==> trial 64 <==
==> flow/design.v <==
module atan
(
    input                       clk         ,
    input                       rst_n       ,
    input                       trig        ,
    output                      vld         ,
    input       signed  [16:0]  para_in     ,
    output  reg signed  [11:0]  atany            
);
reg                     run_latch   ;
reg             [3:0]   cnt         ;
reg     signed  [18:0]  tmp1        ;
reg     signed  [18:0]  tmp2        ;
wire    signed  [19:0]  y0          ;
reg     signed  [19:0]  xr          ;
reg     signed  [19:0]  yr          ;
reg     signed  [19:0]  x2          ;
reg     signed  [19:0]  y2          ;
always @(posedge clk or negedge rst_n)
begin
    if (!rst_n)
        run_latch <= 1'b0;
    else
    begin
        if (trig)
            run_latch <= 1'b1;
        else if (cnt == 4'd9)
            run_latch <= 1'b0;
    end
end
always @(posedge clk or negedge rst_n)
begin
    if (!rst_n)
        cnt <= 4'd0;
    else
    begin
        if (run_latch)
            cnt <= cnt + 4'd1;
        else
            cnt <= 4'd0;
    end
end
assign vld = (cnt == 4'd10);
assign y0 = para_in<<2;
always @(*)
begin
    if (run_latch)
    begin
        case(cnt)
            4'd0:
            begin
                tmp1 = y2>>>1;
                tmp2 = x2>>>1;
            end
            4'd1:
            begin
                tmp1 = y2>>>2;
                tmp2 = x2>>>2;
            end
            4'd2:
            begin
                tmp1 = y2>>>3;
                tmp2 = x2>>>3;
            end
            4'd3:
            begin
                tmp1 = y2>>>4;
                tmp2 = x2>>>4;
            end
            4'd4:
            begin
                tmp1 = y2>>>5;
                tmp2 = x2>>>5;
            end
            4'd5:
            begin
                tmp1 = y2>>>6;
                tmp2 = x2>>>6;
            end
            4'd6:
            begin
                tmp1 = y2>>>7;
                tmp2 = x2>>>7;
            end
            4'd7:
            begin
                tmp1 = y2>>>8;
                tmp2 = x2>>>8;
            end
            4'd8:
            begin
                tmp1 = y2>>>9;
                tmp2 = x2>>>9;
            end
            4'd9:
            begin
                tmp1 = y2>>>10;
                tmp2 = x2>>>10;
            end
            default:     
            begin
                tmp1 = 19'd0;
                tmp2 = 19'd0;
            end
        endcase
    end
    else
    begin
        tmp1 = 19'd0;
        tmp2 = 19'd0;
    end
end
always @(*)
begin
    if (run_latch)
    begin
        if ((x2[19] == y2[19]) | (x2 == 20'd0) | (y2 == 20'd0))
        begin
            xr = x2 + tmp1;
            yr = y2 - tmp2;
        end
        else
        begin
            xr = x2 - tmp1;
            yr = y2 + tmp2;
        end
    end
    else
    begin
        xr = 20'd0;
        yr = 20'd0;
    end
end
always @(posedge clk or negedge rst_n)
begin
    if (!rst_n)
    begin
        x2 <= 20'd0;
        y2 <= 20'd0;
    end
    else
    begin
        if (trig)
        begin
            if (~para_in[16]) 
            begin
                x2 <= 20'd1024 + y0;
                y2 <= y0 - 20'd1024;
            end
            else  
            begin
                x2 <= 20'd1024 - y0;
                y2 <= y0 + 20'd1024;
            end
        end
        else if (run_latch)
        begin
            x2 <= xr;
            y2 <= yr;
        end
    end
end
always @(posedge clk or negedge rst_n)
begin
    if (!rst_n)
        atany <= 12'd0;
    else 
    begin
        if (trig)
        begin
            if (~para_in[16]) 
                atany <= 12'd804;
            else 
                atany <= 12'd3292;
        end
        else if (run_latch)
        begin
            case (cnt)
                4'd0: 
                begin
                    if ((x2[19] == y2[19]) | (x2 == 20'd0) | (y2 == 20'd0))
                        atany <= atany + 12'd475;
                    else
                        atany <= atany - 12'd475;
                end
                4'd1: 
                begin
                    if ((x2[19] == y2[19]) | (x2 == 20'd0) | (y2 == 20'd0)) 
                        atany <= atany + 12'd251;
                    else
                        atany <= atany - 12'd251;
                end
                4'd2: 
                begin
                    if ((x2[19] == y2[19]) | (x2 == 20'd0) | (y2 == 20'd0)) 
                        atany <= atany + 12'd127;
                    else
                        atany <= atany - 12'd127;
                end
                4'd3: 
                begin
                    if ((x2[19] == y2[19]) | (x2 == 20'd0) | (y2 == 20'd0))
                        atany <= atany + 12'd64;
                    else
                        atany <= atany - 12'd64;
                end
                4'd4: 
                begin
                    if ((x2[19] == y2[19]) | (x2 == 20'd0) | (y2 == 20'd0))
                        atany <= atany + 12'd32;
                    else
                        atany <= atany - 12'd32;
                end
                4'd5: 
                begin
                    if ((x2[19] == y2[19]) | (x2 == 20'd0) | (y2 == 20'd0))
                        atany <= atany + 12'd16;
                    else
                        atany <= atany - 12'd16;
                end
                4'd6: 
                begin
                    if ((x2[19] == y2[19]) | (x2 == 20'd0) | (y2 == 20'd0))
                        atany <= atany + 12'd8;
                    else
                        atany <= atany - 12'd8;
                end
                4'd7: 
                begin
                    if ((x2[19] == y2[19]) | (x2 == 20'd0) | (y2 == 20'd0))
                        atany <= atany + 12'd4;
                    else
                        atany <= atany - 12'd4;
                end
                4'd8: 
                begin
                    if ((x2[19] == y2[19]) | (x2 == 20'd0) | (y2 == 20'd0))
                        atany <= atany + 12'd2;
                    else
                        atany <= atany - 12'd2;
                end
                4'd9: 
                begin
                    if ((x2[19] == y2[19]) | (x2 == 20'd0) | (y2 == 20'd0))
                        atany <= atany + 12'd1;
                    else
                        atany <= atany - 12'd1;
                end
            endcase
        end
    end
end
endmodule
==> flow/run.sh <==
#!/bin/bash
# the make line also repeats each setting of config.mk as NAME=value (left out here)
make -C /OpenROAD-flow-scripts/flow DESIGN_CONFIG=/design/flow/config.mk WORK_HOME=/design/flow/orfs CLKGATE_MAP_FILE= finish
==> flow/config.mk <==
export PLATFORM = sky130hd
export DESIGN_NAME = atan
export DESIGN_NICKNAME = atan
export VERILOG_FILES = /design/flow/design.v
export SDC_FILE = /design/flow/constraint.sdc
export NUM_CORES = 4
export LEC_CHECK = 0
export CAP_MARGIN = 25
export CORE_ASPECT_RATIO = 0.95
export CORE_MARGIN = 2
export CORE_UTILIZATION = 70
export CTS_CLUSTER_DIAMETER = 216
export CTS_CLUSTER_SIZE = 62
export GPL_ROUTABILITY_DRIVEN = 1
export MAX_ROUTING_LAYER = met4
export PLACE_DENSITY_LB_ADDON = 0.26
export SLEW_MARGIN = 20
==> flow/constraint.sdc <==
create_clock -name core_clock -period 4.84 [get_ports {clk}]
set_input_delay 0.9680 -clock core_clock [delete_from_list [all_inputs] [get_ports {clk}]]
set_output_delay 0.9680 -clock core_clock [all_outputs]
set_load 0.01 [all_outputs]
==> build 6: changes against trial 64 <==
ABC_AREA = 0   (was not set)
CAP_MARGIN = 20   (was 25)
CELL_PAD_IN_SITES_GLOBAL_PLACEMENT = 3   (was not set)
CORE_ASPECT_RATIO = 0.5   (was 0.95)
CORE_UTILIZATION = 39   (was 70)
CTS_CLUSTER_DIAMETER = 210   (was 216)
CTS_CLUSTER_SIZE = 99   (was 62)
GPL_ROUTABILITY_DRIVEN = 0   (was 1)
HOLD_SLACK_MARGIN = 0.28   (was not set)
MAX_ROUTING_LAYER = not set   (was met4)
PLACE_DENSITY_LB_ADDON = 0.29   (was 0.26)
SETUP_SLACK_MARGIN = -0.29   (was not set)
TNS_END_PERCENT = 15   (was not set)
==> flow/constraint.sdc (replaced) <==
create_clock -name core_clock -period 6.0 [get_ports {clk}]
set_input_delay 1.2000 -clock core_clock [delete_from_list [all_inputs] [get_ports {clk}]]
set_output_delay 1.2000 -clock core_clock [all_outputs]
set_load 0.01 [all_outputs]
==> notes <==
- Trial 64 finished but failed the layout checks on setup timing. Build 6 passed the timing, DRC and antenna checks.
- Of trial 64 and build 6, build 6 has the higher count of clock-buffer cells in the layout (gap 1).
- Synthesized cell count is the same in build 6 and trial 64.
- In synthesized area, build 6 and trial 64 do not differ.
- Non-clock buffer count: trial 64 is higher than build 6 (128).
==> figures <==
Run status: trial 64 failed layout checks; build 6 complete, no violations
Layout check failures: trial 64 setup timing; build 6 -
Endpoint required time on the critical path: trial 64 5.12 ns; build 6 6.22 ns
Average wire per standard cell: trial 64 26.2 um; build 6 23.9 um
Reg-to-reg slack, setup: trial 64 -0.08 ns; build 6 0.38 ns
Final Hold Slack: trial 64 0.646 ns; build 6 0.542 ns
Tool warnings: trial 64 35; build 6 33
Total of plain and repair buffers excluding clock buffers: trial 64 202; build 6 74
Nets@finish: trial 64 1589; build 6 1461
Share of the final layout cell area in multi-input gates: trial 64 68.7%; build 6 72.9%
Via count of the first global-routing pass: trial 64 11445; build 6 10527

==> cedar: inputs <==
Starts from the design.v that is shown in full above.
export LEC_CHECK = 0
export ABC_AREA = 0
export CAP_MARGIN = 20
export CORE_ASPECT_RATIO = 0.5
export CORE_MARGIN = 2
export CORE_UTILIZATION = 40
export CTS_CLUSTER_DIAMETER = 208
export CTS_CLUSTER_SIZE = 99
export GPL_ROUTABILITY_DRIVEN = 0
export HOLD_SLACK_MARGIN = -0.07
export PLACE_DENSITY_LB_ADDON = 0.3
export SLEW_MARGIN = 20
export TNS_END_PERCENT = 20
create_clock -name core_clock -period 6.0 [get_ports {clk}]
run.sh (not shown) runs the stock make flow with config.mk's settings and CLKGATE_MAP_FILE=.
==> ember: changes against cedar <==
CORE_ASPECT_RATIO = not set   (was 0.5)
CTS_CLUSTER_DIAMETER = 210   (was 208)
HOLD_SLACK_MARGIN = -0.09   (was -0.07)
PLACE_DENSITY_LB_ADDON = not set   (was 0.3)
SETUP_SLACK_MARGIN = -0.29   (was not set)
TNS_END_PERCENT = 15   (was 20)
==> sierra: changes against cedar <==
CORE_ASPECT_RATIO = not set   (was 0.5)
CORE_UTILIZATION = 65   (was 40)
HOLD_SLACK_MARGIN = -0.1   (was -0.07)
==> qor summary <==
metric                                                                                ember                    cedar                   sierra
Sequential share of cell area                                                         13.1%                    13.1%                    13.4%
Time the worst path needs with I/O delays and setup                                 5750 ps                  5520 ps                  5470 ps
Clock network area share                                                              2.80%                    2.99%                    3.10%
Die width                                                                            163 um                   229 um                   129 um
Detailed router's first-iteration violation count                                     1,896                    1,685                    2,191
Final worst-path setup slack                                                         255 ps                   484 ps                   527 ps
Outcome                                                             complete, no violations  complete, no violations  complete, no violations
Setup repair after global routing missed its margin                                       -                    false                    false
Clock slew seen by the registers of the worst setup and hold paths                    60 ps                    70 ps                    60 ps
CP most frequent cell                                                               o21ai_0                        -                  o21ai_0
Worst path buffer plus inverter count                                                     1                        2                        2
Met2 wire len                                                                     16,600 um                15,900 um                15,000 um

==> inputs of zinc <==
RTL: the design.v shown in full above, as it stands there.
Settings: LEC_CHECK=0, ABC_AREA=1, CAP_MARGIN=20, CORE_MARGIN=2, CORE_UTILIZATION=72, CTS_CLUSTER_DIAMETER=371, CTS_CLUSTER_SIZE=15, PLACE_DENSITY_LB_ADDON=0.01, SLEW_MARGIN=20; clock period 2.82 ns.
==> fjord: changes against zinc <==
- CORE_UTILIZATION: 72 -> 40
- CTS_CLUSTER_DIAMETER: 371 -> 116
- CTS_CLUSTER_SIZE: 15 -> 99
- GPL_ROUTABILITY_DRIVEN: not set -> 0
- HOLD_SLACK_MARGIN: not set -> -0.09
- PLACE_DENSITY: not set -> 0.84
- PLACE_DENSITY_LB_ADDON: 0.01 -> not set
- TNS_END_PERCENT: not set -> 15
==> flow/constraint.sdc (replaced) <==
create_clock -name core_clock -period 6.0 [get_ports {clk}]
set_input_delay 1.2000 -clock core_clock [delete_from_list [all_inputs] [get_ports {clk}]]
set_output_delay 1.2000 -clock core_clock [all_outputs]
set_load 0.01 [all_outputs]
==> comparison table <==
Core box area: fjord 25980 µm²; zinc 14420 µm²
Largest type area fraction: fjord 14.71%; zinc 14.71%
Result of the run: fjord no timing/DRC/antenna violations; zinc did not finish
Last stage reached: fjord -; zinc detailed placement
Proportion of synthesized area in mux cells: fjord 0%; zinc 0%
Die height: fjord 166.5 µm; zinc 125.1 µm
Mapped Nets: fjord 1916; zinc 1916
Die W: fjord 166.5 µm; zinc 125.1 µm
Synth Area per Inst: fjord 5.811 µm²; zinc 5.811 µm²
Share of the core filled by cells before placement: fjord 40.65%; zinc 73.24%
Flops after synth: fjord 57; zinc 57
Chip area: fjord 27730 µm²; zinc 15660 µm²
Number of rows in the core area: fjord 59; zinc 44
Most repeated cell in the gate-level netlist after synthesis: fjord sky130_fd_sc_hd__nand2_1; zinc sky130_fd_sc_hd__nand2_1

==> run a: inputs <==
Starts from the design.v that is shown in full above.
Settings: LEC_CHECK=0, ABC_AREA=1, CAP_MARGIN=20, CORE_MARGIN=2, CORE_UTILIZATION=70, CTS_CLUSTER_DIAMETER=57, CTS_CLUSTER_SIZE=49, PLACE_DENSITY=0.35, SETUP_SLACK_MARGIN=0.88, SLEW_MARGIN=20; clock period 3.1 ns.
==> run b (differences from run a) <==
==> flow/config.mk (replaced) <==
export PLATFORM = sky130hd
export DESIGN_NAME = atan
export DESIGN_NICKNAME = atan
export VERILOG_FILES = /design/flow/design.v
export SDC_FILE = /design/flow/constraint.sdc
export NUM_CORES = 4
export LEC_CHECK = 0
export ABC_AREA = 1
export CAP_MARGIN = 40
export CORE_ASPECT_RATIO = 1.66
export CORE_MARGIN = 3
export CORE_UTILIZATION = 70
export CTS_CLUSTER_DIAMETER = 261
export CTS_CLUSTER_SIZE = 73
export GPL_TIMING_DRIVEN = 0
export HOLD_SLACK_MARGIN = 0.24
export PLACE_DENSITY = 0.73
export SETUP_SLACK_MARGIN = 1.08
export SLEW_MARGIN = 20
==> flow/constraint.sdc (replaced) <==
create_clock -name core_clock -period 9.13 [get_ports {clk}]
set_input_delay 1.8260 -clock core_clock [delete_from_list [all_inputs] [get_ports {clk}]]
set_output_delay 1.8260 -clock core_clock [all_outputs]
set_load 0.01 [all_outputs]
==> run notes <==
Implementation results are summarized by area below.

Status
The flow did not finish. The run ended at 5_1_grt. The tool reported: "[ERROR GRT-0116] Global routing finished with congestion. Check the congestion regions in the DRC Viewer".

Floorplanning
The initial standard-cell utilization of the core is 71.90%. According to the floorplan report, the total die area is 16650 um^2. The die is 101.3 um wide.

The row count is around 57. The total area inside the core boundary comes to between 10000 and 15000 um^2.

Clock tree
The number of buffers inserted by post-CTS setup repair is 0.

Placement
The weighted congestion at the end of routability-driven global placement is about 1.2.
# the run above: run b

==> run notes <==
Implementation results are summarized by area below.

Status
The flow did not finish. The flow stopped in 3_5_place_dp. The tool reported: "[ERROR DPL-0033] detailed placement checks failed during check placement".

Yosys
After Yosys synthesis, XOR and XNOR cells account for under 10% of the synthesized area. The cell count after synthesis came out at about 1800. Warnings reported by Yosys during synthesis add up to 1.

Yosys mapped a number of flops with a built-in enable equal to 0.

Floorplanning
After floorplanning, the core was divided into roughly 44 placement rows. The width of the die is about 130 um. The initial standard-cell utilization of the core is just over 70%. The full die area is between 15000 and 20000 um^2. The standard cell core area is 14640 um^2.

Placement
The congestion estimate from routability-driven global placement came to around 1.2.
# the run above: run a


==> wip/umber: inputs <==
// atan: RTL as listed in full above, without the edits since
==> flow/config.mk <==
export PLATFORM = sky130hd
export DESIGN_NAME = atan
export DESIGN_NICKNAME = atan
export VERILOG_FILES = /design/flow/design.v
export SDC_FILE = /design/flow/constraint.sdc
export NUM_CORES = 4
export LEC_CHECK = 0
export CAP_MARGIN = 20
export CORE_MARGIN = 2
export CORE_UTILIZATION = 68
export SETUP_SLACK_MARGIN = 1.28
export SLEW_MARGIN = 20
==> flow/constraint.sdc <==
create_clock -name core_clock -period 4.48 [get_ports {clk}]
set_input_delay 0.8960 -clock core_clock [delete_from_list [all_inputs] [get_ports {clk}]]
set_output_delay 0.8960 -clock core_clock [all_outputs]
set_load 0.01 [all_outputs]
==> wip/harbor: changes against wip/umber <==
ABC_AREA = 1   (was not set)
CORE_UTILIZATION = 70   (was 68)
CTS_CLUSTER_DIAMETER = 57   (was not set)
CTS_CLUSTER_SIZE = 49   (was not set)
PLACE_DENSITY = 0.73   (was not set)
SETUP_SLACK_MARGIN = 0.88   (was 1.28)
==> flow/constraint.sdc (replaced) <==
create_clock -name core_clock -period 3.1 [get_ports {clk}]
set_input_delay 0.6200 -clock core_clock [delete_from_list [all_inputs] [get_ports {clk}]]
set_output_delay 0.6200 -clock core_clock [all_outputs]
set_load 0.01 [all_outputs]
==> wip/yarrow: changes against wip/umber <==
CORE_UTILIZATION = 40   (was 68)
SETUP_SLACK_MARGIN = not set   (was 1.28)
==> flow/constraint.sdc (replaced) <==
create_clock -name core_clock -period 6.0 [get_ports {clk}]
set_input_delay 1.2000 -clock core_clock [delete_from_list [all_inputs] [get_ports {clk}]]
set_output_delay 1.2000 -clock core_clock [all_outputs]
set_load 0.01 [all_outputs]
==> wip/amber: changes against wip/umber <==
ABC_AREA = 1   (was not set)
CORE_UTILIZATION = 66   (was 68)
CTS_CLUSTER_DIAMETER = 382   (was not set)
PLACE_DENSITY = 0.35   (was not set)
SETUP_SLACK_MARGIN = 1.15   (was 1.28)
==> flow/constraint.sdc (replaced) <==
create_clock -name core_clock -period 5.16 [get_ports {clk}]
set_input_delay 1.0320 -clock core_clock [delete_from_list [all_inputs] [get_ports {clk}]]
set_output_delay 1.0320 -clock core_clock [all_outputs]
set_load 0.01 [all_outputs]
==> flow_summary.toml <==
# flow metrics
[run_status]
status = "stopped before the end"
haltStage = "5_1_grt"
firstError = "[ERROR DPL-0038] Utilization greater than 100%, impossible to legalize"

[place]
dpl.hpwl_mm = 30.4

[yosys]
avgSynthCellArea_um2 = 7.28
yosysUniqueCellTypes = 86

[floorplan]
floorplan.core_util_pct = 69.8
(the above is from wip/umber)
==> flow_summary.toml <==
# flow metrics
[run_status]
status = "stopped before the end"
haltStage = "3_5_place_dp"
firstError = "[ERROR DPL-0033] detailed placement checks failed during check placement."

[floorplan]
floorplan.core_util_pct = 72.1

[yosys]
avgSynthCellArea_um2 = 5.81
yosysUniqueCellTypes = 50
(the above is from wip/harbor)
==> flow_summary.toml <==
# yosys + openroad results
[run_status]
status = "finished clean"

[yosys]
avgSynthCellArea_um2 = 7.28
yosysUniqueCellTypes = 86

[floorplan]
floorplan.core_util_pct = 40.5
(the above is from wip/yarrow)
==> flow_summary.toml <==
# yosys + openroad results
[cts]
root_buffer = "clkbuf_16"
clk_pin_slew_ns = 0.06

[floorplan]
floorplan.core_util_pct = 67.0
dieArea_mm2 = 0.0170

[grt]
grt_pass1_wl_mm = 64.3

[run_status]
status = "finished clean"

[detailed_routing]
routed_wl_mm = 48.0
(the above is from wip/amber)
